the previous run:
Design breakout, start of the top module:
module breakout(
    input  clk,
    input  rst,
    input  rota,
    input  rotb,
    input  de,
    output red,
    output green,
    output blue,
    output hsync,
    output vsync
    );
wire [9:0] xpos;
wire [9:0] ypos;
signal_generator signal_generator_inst(clk, rst, hsync, vsync, xpos, ypos);
game game_inst(clk, rst, xpos, ypos, ~rota, ~rotb, ~de, red, green, blue);
endmodule
For scale: roughly 190 flip-flops.
Settings: LEC_CHECK=0, ABC_AREA=1, CAP_MARGIN=40, CORE_ASPECT_RATIO=1.32, CORE_MARGIN=2, CORE_UTILIZATION=72, CTS_CLUSTER_SIZE=10, HOLD_SLACK_MARGIN=0.28, PLACE_DENSITY=0.4, SETUP_SLACK_MARGIN=2.08, SLEW_MARGIN=40; clock period 7.37 ns.
run.sh (not shown) runs the stock make flow with config.mk's settings and CLKGATE_MAP_FILE=.
Per the final summary, the previous run finished and its layout is clean on timing, DRC and antenna.
> inputs changed (the previous run -> the current run)
# the previous run
export LEC_CHECK = 0
export ABC_AREA = 1
export CAP_MARGIN = 40
export CORE_ASPECT_RATIO = 1.32
export CORE_MARGIN = 2
export CORE_UTILIZATION = 72
export CTS_CLUSTER_SIZE = 10
export HOLD_SLACK_MARGIN = 0.28
export PLACE_DENSITY = 0.4
export SETUP_SLACK_MARGIN = 2.08
export SLEW_MARGIN = 40
create_clock -name core_clock -period 7.37 [get_ports {clk}]
# the current run
export LEC_CHECK = 0
export ABC_AREA = 1
export CAP_MARGIN = 20
export CORE_MARGIN = 2
export CORE_UTILIZATION = 66
export SETUP_SLACK_MARGIN = 1.95
export SLEW_MARGIN = 20
create_clock -name core_clock -period 7.37 [get_ports {clk}]
Changes observed in the current run relative to the previous run: relative contribution of the clock network to total power lost 0.5 points; combinational power lost about 6%; count of cells along the worst register-to-register path picked up an extra 4; number of cells produced by synthesis neither gained nor lost much; setup slack lost 0.068 ns.
The current run ends up with lower multi-input logic area than the previous run does.
In the current run, the proportion of power drawn by combinational gates came out 0.3 points below the value in the previous run.
A start point of the critical path of signal_generator_inst.ypos[0] is what the previous run shows, while game_inst.ballY[0] belongs to the current run.
Relative to the previous run, the chip area measured on the current run has increased by a little under 10%.

---

Starting RTL as in the previous note.
Design breakout, start of the top module:
module breakout(
    input  clk,
    input  rst,
    input  rota,
    input  rotb,
    input  de,
    output red,
    output green,
    output blue,
    output hsync,
    output vsync
    );
Settings: LEC_CHECK=0, ABC_AREA=1, CAP_MARGIN=20, CORE_MARGIN=2, CORE_UTILIZATION=72, CTS_CLUSTER_SIZE=10, SETUP_SLACK_MARGIN=1.64, SLEW_MARGIN=20, TNS_END_PERCENT=5; clock period 5.97 ns.
The baseline ran to the end with no violations.
Next try:
- ABC_AREA: 1 -> default
- CORE_UTILIZATION: 72 -> 64
- CTS_CLUSTER_SIZE: 10 -> default
- SETUP_SLACK_MARGIN: 1.64 -> default
- TNS_END_PERCENT: 5 -> default
- clock period: 5.97 -> 13.3 ns (I/O delays scaled with it)
Flip-flop count is unchanged.
Critical path depth increases by 1.
Worst hold slack hardly moves.
Total power decreases by 56%.
Final area decreases by 12%.
Die area hardly moves.
Setup slack gains 3.8 ns.
Next try:
- ABC_AREA: default -> 1
- CORE_UTILIZATION: 64 -> 72
- SETUP_SLACK_MARGIN: default -> 2.08
- clock period: 13.3 -> 9.0 ns (I/O delays scaled with it)
Effect: Setup slack degrades by 2.3 ns. Design area rose by about 11%. Die size barely changes. Clock skew is about the same.
Next try:
- CTS_CLUSTER_SIZE: default -> 10
- SETUP_SLACK_MARGIN: 2.08 -> 1.62
- clock period: 9.0 -> 5.97 ns (I/O delays scaled with it)
Effect:
- The changed run finished clean
- cell area rises by about 2.4%
- via count rises by about 3.5%
- clock skew falls by 0.0049 ns
- register-to-register slack got worse by 2.8 ns
- count of clock-buffer cells in the layout stays the same
- synthesized cell count does not change
- setup slack got worse by 1.5 ns
- total power rises by 50%
- final cell count rises by 0.87%
- sequential share of layout area falls by 0.37 points
- wire length rises by about 6%
Next try:
- ABC_AREA: 1 -> default
- CTS_CLUSTER_SIZE: 10 -> default
- SETUP_SLACK_MARGIN: 1.62 -> default
- clock period: 5.97 -> 8.42 ns (I/O delays scaled with it)
What happened:
- The changed run produced a clean layout
- cell count fell by 28%
- worst setup slack gets worse by 0.032 ns
- combinational power is lower by 47%
- power shrinks by 31%
- routed wire length shrinks by 21%
- non-clock buffer count went down by 13
- utilization fell by 0.33 points
- via count goes down by 22%
- hold slack barely changes
- global-route usage came out lower by 3.4 points
- synthesized area decreases by 11%

---

== v57 ==
breakout again, from the RTL that the note above started with.
make LEC_CHECK=0 ABC_AREA=1 CAP_MARGIN=20 CELL_PAD_IN_SITES_DETAIL_PLACEMENT=2 CELL_PAD_IN_SITES_GLOBAL_PLACEMENT=3 CORE_ASPECT_RATIO=1.49 CORE_MARGIN=10 CORE_UTILIZATION=31 CTS_CLUSTER_DIAMETER=213 CTS_CLUSTER_SIZE=91 GPL_ROUTABILITY_DRIVEN=0 GPL_TIMING_DRIVEN=1 PLACE_DENSITY=0.54 SLEW_MARGIN=20 TNS_END_PERCENT=95 finish   # period 15.1 ns
v57 completed every stage of the flow, and the final layout passed the timing, design-rule and antenna checks.
Changes in v14 relative to v57:
Settings: swapping 31 for 38 in CORE_UTILIZATION; clearing ABC_AREA, which used to be 1; clearing CELL_PAD_IN_SITES_GLOBAL_PLACEMENT, which used to be 3; clearing GPL_ROUTABILITY_DRIVEN, which used to be 0; clearing CORE_ASPECT_RATIO, which used to be 1.49; clearing TNS_END_PERCENT, which used to be 95; swapping 10 for 2 in CORE_MARGIN; clearing CTS_CLUSTER_SIZE, which used to be 91; clearing CTS_CLUSTER_DIAMETER, which used to be 213; clearing CELL_PAD_IN_SITES_DETAIL_PLACEMENT, which used to be 2; clearing PLACE_DENSITY, which used to be 0.54; clearing GPL_TIMING_DRIVEN, which used to be 1; swapping 15.1 for 13.3 in the clock period (ns, I/O delays scaled along).
## What came out
- Of v14 and v57, v14 shows the lower routing usage on met2, with v57 above it.
- v14 vs v57, standard cell with the maximum stage delay on the critical path: nor4b_1 vs clkdlybuf4s50_1
- Compared with v57, in v14 total design power increased about 10%, clock tree skew after final layout decreased 0.0048 ns.
- On number of inserted filler cells in the final layout: between v14 and v57, it ends up higher for v57.
- Diff v57 -> v14: minimum setup slack among reg-to-reg paths went down by 1.18 ns, count of mapped cells out of synthesis went down by 519.
## Diff of input files: v2 against v14
Settings: ABC_AREA newly set to 1; CTS_CLUSTER_SIZE newly set to 93; SETUP_SLACK_MARGIN newly set to 1.79; CORE_UTILIZATION changed from 38 to 72; the clock period (ns, I/O delays scaled along) changed from 13.3 to 5.97.
### Flow results
In the reports for v2 and v14, the larger worst relative slew slack belongs to v14. Going from v14 to v2, floorplan core density increased by 34 points relative to the old numbers; total cell area reported by yosys after synthesis shows an increase of about 13%. In the tables for v2 and v14, combinational power reads lower with v14. v2 gives less final hold slack than v14 did.
[inputs] v30 vs v2
Settings: CTS_CLUSTER_SIZE removed (was 93); ABC_AREA removed (was 1); SETUP_SLACK_MARGIN removed (was 1.79); CORE_UTILIZATION changed from 72 to 40; the clock period (ns, I/O delays scaled along) changed from 5.97 to 13.3.
==> results <==
v30 reached the final stage; the timing, design-rule and antenna checks on its layout passed. [diff] pre-CTS setup slack, v30 relative to v2: improvement. Looking at number of optimization iterations in the first detailed-route pass, v30 sits 3 lower than v2 does. Going from v2 to v30, data arrival time at the worst-slack endpoint grows by 1.93 ns. Going from v2 to v30, number of stages on the worst hold path shrinks by 1. v2 → v30: hold slack roughly the same, placement row count higher, final cycle utilization of the critical path lower, power per standard cell area lower. v30 ends up with a utilization that is 35 points lower than in v2. Diff v2 -> v30 | routed wire length | decrease of 18%.
#### Input delta (v13 over v30)
Settings: CORE_UTILIZATION: 40 -> 68; the clock period (ns, I/O delays scaled along): 13.3 -> 12.7.
[summary]
NOTE: die outline width in v13 falls short of that of v30
What v30 reported for number of placed cells counting well taps has to be multiplied by 0.923 to get the figure for v13.
Compared with v30, v13 shows a met2 usage in global routing that is 23 points higher.
Comparing v30 against v13, there is no change at all in number of clock buffer instances in the layout.
The multi-input logic area was comparable across v30 and v13.
When v13 is set beside v30, its fill cell total of the finished layout turns out to be about 50% smaller.
The following lists how v48 was set up differently from v13:
Settings: SETUP_SLACK_MARGIN newly set to 1.78; ABC_AREA newly set to 1; CORE_UTILIZATION changed from 68 to 72; CTS_CLUSTER_SIZE newly set to 10; the clock period (ns, I/O delays scaled along) changed from 12.7 to 5.97.
On hold slack: v48 sits above v13. Summary — detailed-route vias per instance, v48 relative to v13: lower, by 5.5%. Diff v13 -> v48: fraction of the mapped netlist area in simple logic gates rose by 12 points, total non-filler cell area in the finished layout rose by 14%. Relative to v13, the total power measured on v48 has increased by more than 100%. Compared to v13, v48 has first-pass GRT wire length 19% higher. Between v13 and v48, the wire length is lower for v13.

---

breakout again, from the RTL that the note above started with.
Design breakout, start of the top module:
module breakout(
    input  clk,
    input  rst,
    input  rota,
    input  rotb,
    input  de,
    output red,
    output green,
    output blue,
    output hsync,
    output vsync
    );
wire [9:0] xpos;
wire [9:0] ypos;
signal_generator signal_generator_inst(clk, rst, hsync, vsync, xpos, ypos);
game game_inst(clk, rst, xpos, ypos, ~rota, ~rotb, ~de, red, green, blue);
endmodule
Settings: LEC_CHECK=0, ABC_AREA=1, CAP_MARGIN=0, CORE_ASPECT_RATIO=1.32, CORE_MARGIN=2, CORE_UTILIZATION=72, CTS_CLUSTER_SIZE=10, HOLD_SLACK_MARGIN=0.27, PLACE_DENSITY=0.36, SETUP_SLACK_MARGIN=2.08, SLEW_MARGIN=40, TNS_END_PERCENT=5; clock period 7.37 ns.
The first run completed without violations.
Change:
Settings changed: CAP_MARGIN 0 to 20, CORE_ASPECT_RATIO 1.32 to default, CORE_UTILIZATION 72 to 70, CTS_CLUSTER_SIZE 10 to 16, HOLD_SLACK_MARGIN 0.27 to default, PLACE_DENSITY 0.36 to default, PLACE_DENSITY_LB_ADDON from default to 0.15, SETUP_SLACK_MARGIN 2.08 to 1.95, SLEW_MARGIN 40 to 20, TNS_END_PERCENT 5 to default.
The new run passed the timing, design-rule and antenna checks. Routed wire length came out lower by about 4%. Count of clock-buffer cells in the layout does not change. Non-clock buffer count is unchanged. First-iteration DRC count came out higher by about 30%. Power stays flat. Register-to-register slack gains 0.33 ns. Core utilization came out lower by 1.6 points. Setup slack loses 0.095 ns.
Change:
Settings changed: CORE_UTILIZATION 70 to 72, CTS_CLUSTER_SIZE 16 to default, PLACE_DENSITY_LB_ADDON 0.15 to 0.2.
The changed run finished clean; routed wire length goes up slightly; die size goes down by a few percent; core utilization goes up by 1.0 points; sequential share of layout area hardly moves; total power goes down by a few percent; clock skew goes up by 0.011 ns; first-iteration DRC count goes up by a few percent; cell area hardly moves; setup slack improved by 0.0077 ns.

---

Starting RTL as in the previous note.
## breakout
module breakout(
    input  clk,
    input  rst,
    input  rota,
    input  rotb,
    input  de,
    output red,
    output green,
    output blue,
    output hsync,
    output vsync
    );
clock: 7.37 ns
lec_check: 0
abc_area: 1
cap_margin: 15
core_margin: 2
core_utilization: 72
cts_cluster_diameter: 202
cts_cluster_size: 70
gpl_routability_driven: 0
max_routing_layer: met4
place_density_lb_addon: 0.01
setup_slack_margin: 2.11
slew_margin: 20
The baseline ran to the end with no violations.
Next try:
- CAP_MARGIN: 15 -> 5
- CTS_CLUSTER_DIAMETER: 202 -> 90
- CTS_CLUSTER_SIZE: 70 -> 72
- SETUP_SLACK_MARGIN: 2.11 -> 2.18
Setup slack degrades by 240 ps.
Combinational power hardly moves.
Non-clock buffer count is unchanged.
Next try:
- CAP_MARGIN: 5 -> 20
- CTS_CLUSTER_DIAMETER: 90 -> 202
- CTS_CLUSTER_SIZE: 72 -> not set
- GPL_ROUTABILITY_DRIVEN: 0 -> not set
- MAX_ROUTING_LAYER: met4 -> not set
- SETUP_SLACK_MARGIN: 2.18 -> 1.95
=> Total power decreases by 1.3%; wire length rose by 3.1%; flip-flop count stays the same; cell area shrinks by 0.51%; die size stays the same.

---

Setup of run A:
breakout again, from the RTL that the note above started with.
Settings: LEC_CHECK=0, ABC_AREA=1, CAP_MARGIN=15, CORE_MARGIN=2, CORE_UTILIZATION=72, CTS_CLUSTER_DIAMETER=202, CTS_CLUSTER_SIZE=70, GPL_ROUTABILITY_DRIVEN=0, PLACE_DENSITY_LB_ADDON=0.01, SETUP_SLACK_MARGIN=1.95, SLEW_MARGIN=20; clock period 7.37 ns.
For run B, these inputs were changed with respect to run A:
# run A
export LEC_CHECK = 0
export ABC_AREA = 1
export CAP_MARGIN = 15
export CORE_MARGIN = 2
export CORE_UTILIZATION = 72
export CTS_CLUSTER_DIAMETER = 202
export CTS_CLUSTER_SIZE = 70
export GPL_ROUTABILITY_DRIVEN = 0
export PLACE_DENSITY_LB_ADDON = 0.01
export SETUP_SLACK_MARGIN = 1.95
export SLEW_MARGIN = 20
create_clock -name core_clock -period 7.37 [get_ports {clk}]
# run B
export LEC_CHECK = 0
export ABC_AREA = 1
export CAP_MARGIN = 20
export CORE_MARGIN = 2
export CORE_UTILIZATION = 72
export CTS_CLUSTER_SIZE = 10
export SETUP_SLACK_MARGIN = 2.08
export SLEW_MARGIN = 20
create_clock -name core_clock -period 7.37 [get_ports {clk}]
==> results <==
- Compared run A against run B; cell count within noise.
- NOTE: switching share of power in run B exceeds that of run A
- Minimum clock period: run B < run A
- Delta (run B minus run A): maximum frequency grew by about 1%; reported leakage power grew by 0.021 nW; global-route track usage on met3 grew by 0.37 points.
[inputs] run C vs run B
# run B
export LEC_CHECK = 0
export ABC_AREA = 1
export CAP_MARGIN = 20
export CORE_MARGIN = 2
export CORE_UTILIZATION = 72
export CTS_CLUSTER_SIZE = 10
export SETUP_SLACK_MARGIN = 2.08
export SLEW_MARGIN = 20
create_clock -name core_clock -period 7.37 [get_ports {clk}]
# run C
export LEC_CHECK = 0
export ABC_AREA = 1
export CAP_MARGIN = 20
export CORE_MARGIN = 2
export CORE_UTILIZATION = 68
export SETUP_SLACK_MARGIN = 1.95
export SLEW_MARGIN = 20
create_clock -name core_clock -period 7.37 [get_ports {clk}]
### Flow results
- Run C | status: complete | timing, DRC, antenna: pass
- Diff run C..run B | first-pass GRT wire length | negligible
- In the tables for run C and run B, total routed wirelength reads lower with run C.
- Summary of run C over run B: global-route total usage across every layer now smaller, sequential cell area share comparable.
Edits applied to the flow inputs when going from run C to run D:
# run C
export LEC_CHECK = 0
export ABC_AREA = 1
export CAP_MARGIN = 20
export CORE_MARGIN = 2
export CORE_UTILIZATION = 68
export SETUP_SLACK_MARGIN = 1.95
export SLEW_MARGIN = 20
create_clock -name core_clock -period 7.37 [get_ports {clk}]
# run D
export LEC_CHECK = 0
export ABC_AREA = 1
export CAP_MARGIN = 20
export CORE_MARGIN = 2
export CORE_UTILIZATION = 72
export CTS_CLUSTER_DIAMETER = 90
export PLACE_DENSITY_LB_ADDON = 0.01
export SETUP_SLACK_MARGIN = 1.95
export SLEW_MARGIN = 20
create_clock -name core_clock -period 7.37 [get_ports {clk}]
Findings:
- Run D -> run C: logic share of the area flat
- Run C → run D: global-route track usage on met3 picked up an extra 0.21 points; die outline height lost 2.7%.
- Worst setup slack: run D < run C
- Comparing run D against run C, there is no change at all in flip-flop and latch count.
- Comparing run C with run D, the share of the final layout cell area in sequential cells came out essentially unchanged.
- Compared with run C, run D shows net load switching power higher by about 2%.
Inputs modified between run D and run E:
# run D
export LEC_CHECK = 0
export ABC_AREA = 1
export CAP_MARGIN = 20
export CORE_MARGIN = 2
export CORE_UTILIZATION = 72
export CTS_CLUSTER_DIAMETER = 90
export PLACE_DENSITY_LB_ADDON = 0.01
export SETUP_SLACK_MARGIN = 1.95
export SLEW_MARGIN = 20
create_clock -name core_clock -period 7.37 [get_ports {clk}]
# run E
export LEC_CHECK = 0
export ABC_AREA = 1
export CAP_MARGIN = 20
export CORE_MARGIN = 2
export CORE_UTILIZATION = 70
export CTS_CLUSTER_SIZE = 16
export PLACE_DENSITY_LB_ADDON = 0.16
export SETUP_SLACK_MARGIN = 1.95
export SLEW_MARGIN = 20
create_clock -name core_clock -period 7.37 [get_ports {clk}]
### Flow results
Run D → run E: clock power share saw a decrease, total chip power moved down, first-pass detailed-route iteration total has decreased, all-layer global routing usage decreased by 1.5 points relative to the old numbers, total detailed-routing wirelength decreased by about 3% relative to the old numbers.
Run comparison: run D master of the slowest instance on the critical path sky130_fd_sc_hd__clkdlybuf4s50_1; run E master of the slowest instance on the critical path sky130_fd_sc_hd__dfxtp_1
Between run D and run E, the core utilization is higher for run D.
Power is estimated from default activity; no workload was simulated.
